the previous run:
==> flow/design.v (excerpt) <==
module AXIS_FIR_v1_0 # 
    (
        parameter integer C_S_AXIS_TDATA_WIDTH	= 16,
        parameter integer C_M_AXIS_TDATA_WIDTH	= 32,
        parameter integer C_M_AXIS_START_COUNT	= 32
    )
    (
        input wire [3:0] s_axis_tkeep,
        output wire [3:0] m_axis_tkeep,
        input wire  s_axis_aclk,
        input wire  s_axis_aresetn,
        output wire  s_axis_tready,
        input wire [C_S_AXIS_TDATA_WIDTH-1 : 0] s_axis_tdata,
        input wire [(C_S_AXIS_TDATA_WIDTH/8)-1 : 0] s_axis_tstrb,
        input wire  s_axis_tlast,
        input wire  s_axis_tvalid,
        input wire  m_axis_aclk,
        input wire  m_axis_aresetn,
        output wire  m_axis_tvalid,
        output wire [C_M_AXIS_TDATA_WIDTH-1 : 0] m_axis_tdata,
        output wire [(C_M_AXIS_TDATA_WIDTH/8)-1 : 0] m_axis_tstrb,
        output wire  m_axis_tlast,
        input wire  m_axis_tready
    );
    wire [C_S_AXIS_TDATA_WIDTH-1 : 0] fir_data_in;
    wire [C_M_AXIS_TDATA_WIDTH-1 : 0] fir_data_out;
    wire enable_fir;
    AXIS_FIR_v1_0_S_AXIS # ( 
        .C_S_AXIS_TDATA_WIDTH(C_S_AXIS_TDATA_WIDTH)
    ) AXIS_FIR_v1_0_S_AXIS_inst (
        .s_axis_tkeep(s_axis_tkeep),
        .enable_fir(enable_fir),
        .fir_data_in(fir_data_in),
        .S_AXIS_ACLK(s_axis_aclk),
        .S_AXIS_ARESETN(s_axis_aresetn),
        .S_AXIS_TREADY(s_axis_tready),
        .S_AXIS_TDATA(s_axis_tdata),
        .S_AXIS_TSTRB(s_axis_tstrb),
        .S_AXIS_TLAST(s_axis_tlast),
        .S_AXIS_TVALID(s_axis_tvalid)
    );
    AXIS_FIR_v1_0_M_AXIS # ( 
        .C_M_AXIS_TDATA_WIDTH(C_M_AXIS_TDATA_WIDTH),
        .C_M_START_COUNT(C_M_AXIS_START_COUNT)
    ) AXIS_FIR_v1_0_M_AXIS_inst (
        .m_axis_tkeep(m_axis_tkeep),
        .enable_fir(enable_fir),
        .fir_data_out(fir_data_out),
        .M_AXIS_ACLK(s_axis_aclk),
        .M_AXIS_ARESETN(s_axis_aresetn),
        .M_AXIS_TVALID(m_axis_tvalid),
        .M_AXIS_TDATA(m_axis_tdata),
        .M_AXIS_TSTRB(m_axis_tstrb),
        .M_AXIS_TLAST(m_axis_tlast),
        .M_AXIS_TREADY(m_axis_tready)
    );
    FIR LPF_FIR_inst (
        .clk(s_axis_aclk),
        .reset(s_axis_aresetn),
  ...
Size in the first run: about 7400 cells after synthesis, ~0.081 mm^2 of cells after synthesis.
export LEC_CHECK = 0
export CAP_MARGIN = 15
export CORE_MARGIN = 2
export CORE_UTILIZATION = 72
export HOLD_SLACK_MARGIN = -0.09
export PLACE_DENSITY = 0.64
export SETUP_SLACK_MARGIN = -0.3
export SLEW_MARGIN = 40
create_clock -name core_clock -period 5.25 [get_ports {s_axis_aclk}]
run.sh (not shown) runs the stock make flow with config.mk's settings and CLKGATE_MAP_FILE=.
[the previous run] flow finished | final checks: failed | reasons: setup timing
Changes in the current run relative to the previous run:
Settings: changing CORE_UTILIZATION from 72 to 40; removing PLACE_DENSITY (formerly 0.64); removing SETUP_SLACK_MARGIN (formerly -0.3); changing SLEW_MARGIN from 40 to 20; changing CAP_MARGIN from 15 to 20; removing HOLD_SLACK_MARGIN (formerly -0.09); changing the clock period (ns, I/O delays scaled along) from 5.25 to 8.0.
==> comparison <==
In summary, the current run completed successfully, with a layout that passed the timing, design-rule and antenna checks.
Against the previous run as the reference, the current run delivers a higher die width.
Route | the current run vs the previous run | wire shorter in the current run
On post-CTS setup buffer count, the higher figure sits with the previous run, not the current run.
[the current run] number of non-clock buffers in the layout fell about 90% relative to the previous run
Looking at count of clock-net buffers in the final layout, the current run sits below the previous run.
Against the previous run, the current run reports a global-route total usage across every layer that is lower.
The current run: weighted congestion at the end of routability-driven global placement is 4.4% lower than what the previous run reported.
Of the previous run and the current run, the previous run shows the higher wire length of the first global-routing pass, with the current run below it.
Against the previous run, the current run comes in 1150 ps higher on critical path data arrival time.

---

AXIS_FIR_v1_0 again, from the RTL that the note above started with.
Design AXIS_FIR_v1_0, start of the top module:
module AXIS_FIR_v1_0 # 
    (
        parameter integer C_S_AXIS_TDATA_WIDTH	= 16,
        parameter integer C_M_AXIS_TDATA_WIDTH	= 32,
        parameter integer C_M_AXIS_START_COUNT	= 32
    )
    (
        input wire [3:0] s_axis_tkeep,
        output wire [3:0] m_axis_tkeep,
        input wire  s_axis_aclk,
        input wire  s_axis_aresetn,
        output wire  s_axis_tready,
        input wire [C_S_AXIS_TDATA_WIDTH-1 : 0] s_axis_tdata,
        input wire [(C_S_AXIS_TDATA_WIDTH/8)-1 : 0] s_axis_tstrb,
        input wire  s_axis_tlast,
        input wire  s_axis_tvalid,
        input wire  m_axis_aclk,
        input wire  m_axis_aresetn,
        output wire  m_axis_tvalid,
        output wire [C_M_AXIS_TDATA_WIDTH-1 : 0] m_axis_tdata,
        output wire [(C_M_AXIS_TDATA_WIDTH/8)-1 : 0] m_axis_tstrb,
        output wire  m_axis_tlast,
        input wire  m_axis_tready
    );
clock: 5.5 ns
lec_check: 0
cap_margin: 20
cell_pad_in_sites_global_placement: 0
core_aspect_ratio: 0.72
core_margin: 2
core_utilization: 72
gpl_routability_driven: 1
gpl_timing_driven: 1
slew_margin: 20
tns_end_percent: 65
The baseline finished but fails on setup timing.
Rerun with:
Settings changed: CELL_PAD_IN_SITES_GLOBAL_PLACEMENT 0 to unset, CORE_ASPECT_RATIO 0.72 to unset, GPL_ROUTABILITY_DRIVEN 1 to unset, GPL_TIMING_DRIVEN 1 to unset, PLACE_DENSITY set to 0.43, TNS_END_PERCENT 65 to unset.
Clock period 5.5 ns to 5.13 ns, I/O delays scaled along.
Result: The changed run reached the layout checks and failed them: setup timing; synthesized area is unchanged; utilization increases by 1.8 points; worst setup slack loses 0.59 ns; sequential cell count does not change; register-to-register slack is worse by 0.59 ns; wire length rises by 8.1%; worst hold slack improves by 0.0098 ns; synthesized cell count is unchanged.
Rerun with:
Settings changed: CORE_UTILIZATION 72 to 12, PLACE_DENSITY 0.43 to unset.
Clock period 5.13 ns to 9.06 ns, I/O delays scaled along.
Effect: The new run ran to the end with no violations. Count of clock-buffer cells in the layout shrinks by 4. Global-route usage drops by 32 points. Setup slack improved by 3.3 ns. Synthesized area is unchanged.
Rerun with:
Settings changed: CORE_UTILIZATION 12 to 70, MAX_ROUTING_LAYER set to met4.
Clock period 9.06 ns to 6.09 ns, I/O delays scaled along.
The new run produced a layout that fails on setup timing.
Utilization rose by 64 points.
Hold slack hardly moves.
Worst setup slack loses 2.0 ns.
Global-route usage grows by 28 points.
Routed wire length drops by a few percent.
Clock-buffer cell count goes up by 11.
Final cell count fell by well over a third.
Cell area goes down by a few percent.
Fmax rises by about a fifth.

---

Starting RTL as in the previous note.
export LEC_CHECK = 0
export CAP_MARGIN = 20
export CORE_MARGIN = 2
export CORE_UTILIZATION = 72
export PLACE_DENSITY_LB_ADDON = 0.0
export SETUP_SLACK_MARGIN = 0.45
export SLEW_MARGIN = 20
create_clock -name core_clock -period 5.13 [get_ports {s_axis_aclk}]
The starting point finished but failed the layout checks on setup timing.
Change:
ABC_AREA = 1   (was default)
PLACE_DENSITY = 0.35   (was default)
PLACE_DENSITY_LB_ADDON = default   (was 0.0)
SETUP_SLACK_MARGIN = default   (was 0.45)
clock period = 4.59 ns   (was 5.13 ns; I/O delays follow)
After rerunning:
- This time the run ended with an error in global routing on GRT-0232
- synthesized cell count grows by 29%
- area after synthesis climbs by 8.2%
- die size rose by 8.1%
Change:
PLACE_DENSITY = default   (was 0.35)
PLACE_DENSITY_LB_ADDON = 0.02   (was default)
SETUP_SLACK_MARGIN = 1.36   (was default)
clock period = 4.6 ns   (was 4.59 ns; I/O delays follow)
The new run completed and failed the layout checks on setup timing.
Synthesized area does not change.
Die area does not change.
Synthesized cell count does not change.
Change:
ABC_AREA = default   (was 1)
PLACE_DENSITY_LB_ADDON = default   (was 0.02)
SETUP_SLACK_MARGIN = default   (was 1.36)
clock period = 5.21 ns   (was 4.6 ns; I/O delays follow)
The new run ran to the end with violations: setup timing; cell area goes down by a little under a tenth; die size goes down by a little under a tenth; routed wire length drops by a quarter to a third.
Change:
CORE_UTILIZATION = 40   (was 72)
clock period = 7.38 ns   (was 5.21 ns; I/O delays follow)
With this change the flow completed without violations.
Cell area is lower by 9.3%.
Wire length is lower by 19%.
Final cell count rose by 3.5%.
Utilization is lower by 43 points.

---

Starting RTL as in the previous note.
## AXIS_FIR_v1_0
module AXIS_FIR_v1_0 # 
    (
        parameter integer C_S_AXIS_TDATA_WIDTH	= 16,
        parameter integer C_M_AXIS_TDATA_WIDTH	= 32,
        parameter integer C_M_AXIS_START_COUNT	= 32
    )
    (
        input wire [3:0] s_axis_tkeep,
        output wire [3:0] m_axis_tkeep,
        input wire  s_axis_aclk,
        input wire  s_axis_aresetn,
        output wire  s_axis_tready,
        input wire [C_S_AXIS_TDATA_WIDTH-1 : 0] s_axis_tdata,
        input wire [(C_S_AXIS_TDATA_WIDTH/8)-1 : 0] s_axis_tstrb,
        input wire  s_axis_tlast,
        input wire  s_axis_tvalid,
        input wire  m_axis_aclk,
        input wire  m_axis_aresetn,
        output wire  m_axis_tvalid,
        output wire [C_M_AXIS_TDATA_WIDTH-1 : 0] m_axis_tdata,
        output wire [(C_M_AXIS_TDATA_WIDTH/8)-1 : 0] m_axis_tstrb,
        output wire  m_axis_tlast,
        input wire  m_axis_tready
    );
  ...
Settings: LEC_CHECK=0, CAP_MARGIN=20, CORE_ASPECT_RATIO=0.53, CORE_MARGIN=2, CORE_UTILIZATION=32, GPL_ROUTABILITY_DRIVEN=1, HOLD_SLACK_MARGIN=0.28, MAX_ROUTING_LAYER=met5, MIN_ROUTING_LAYER=met2, PLACE_DENSITY_LB_ADDON=0.24, SLEW_MARGIN=30; clock period 4.49 ns.
The starting point finished but failed the layout checks on negative setup slack.
Then changed:
- CORE_ASPECT_RATIO: 0.53 -> not set
- CORE_UTILIZATION: 32 -> 72
- GPL_ROUTABILITY_DRIVEN: 1 -> not set
- HOLD_SLACK_MARGIN: 0.28 -> not set
- MAX_ROUTING_LAYER: met5 -> not set
- MIN_ROUTING_LAYER: met2 -> not set
- PLACE_DENSITY: not set -> 0.64
- PLACE_DENSITY_LB_ADDON: 0.24 -> not set
- SLEW_MARGIN: 30 -> 20
- clock period: 4.49 -> 5.35 ns (I/O delays scaled with it)
Result: The new run ran to the end with violations: negative setup slack; die size shrinks by 55%; final area shrinks by 10%; global-route usage grows by 3.8 points; sequential cell count does not change; non-clock buffer count shrinks by 633; wire length shrinks by 23%; count of clock-buffer cells in the layout grows by 13.
Then changed:
- CORE_UTILIZATION: 72 -> 31
- PLACE_DENSITY: 0.64 -> not set
- clock period: 5.35 -> 7.38 ns (I/O delays scaled with it)
Outcome:
- With this change the flow passed the timing, design-rule and antenna checks
- sequential cell count is unchanged
- synthesized cell count stays the same
- global-route usage came out lower by 23 points
- area after synthesis stays the same
- worst setup slack gains 1.2 ns
- hold slack gains 0.0036 ns
- wire length came out lower by 13%
Then changed:
- ABC_AREA: not set -> 1
- CORE_UTILIZATION: 31 -> 72
- PLACE_DENSITY_LB_ADDON: not set -> 0.02
- clock period: 7.38 -> 5.49 ns (I/O delays scaled with it)
This time the run completed, yet does not pass: negative setup slack; via count rose by 33%; non-clock buffer count rose by 195; cell area goes up by 7.0%; clock-buffer cell count went down by 2; cell count goes up by 4.4%; wire length came out higher by 32%; die size shrinks by 53%; sequential cell count is unchanged.
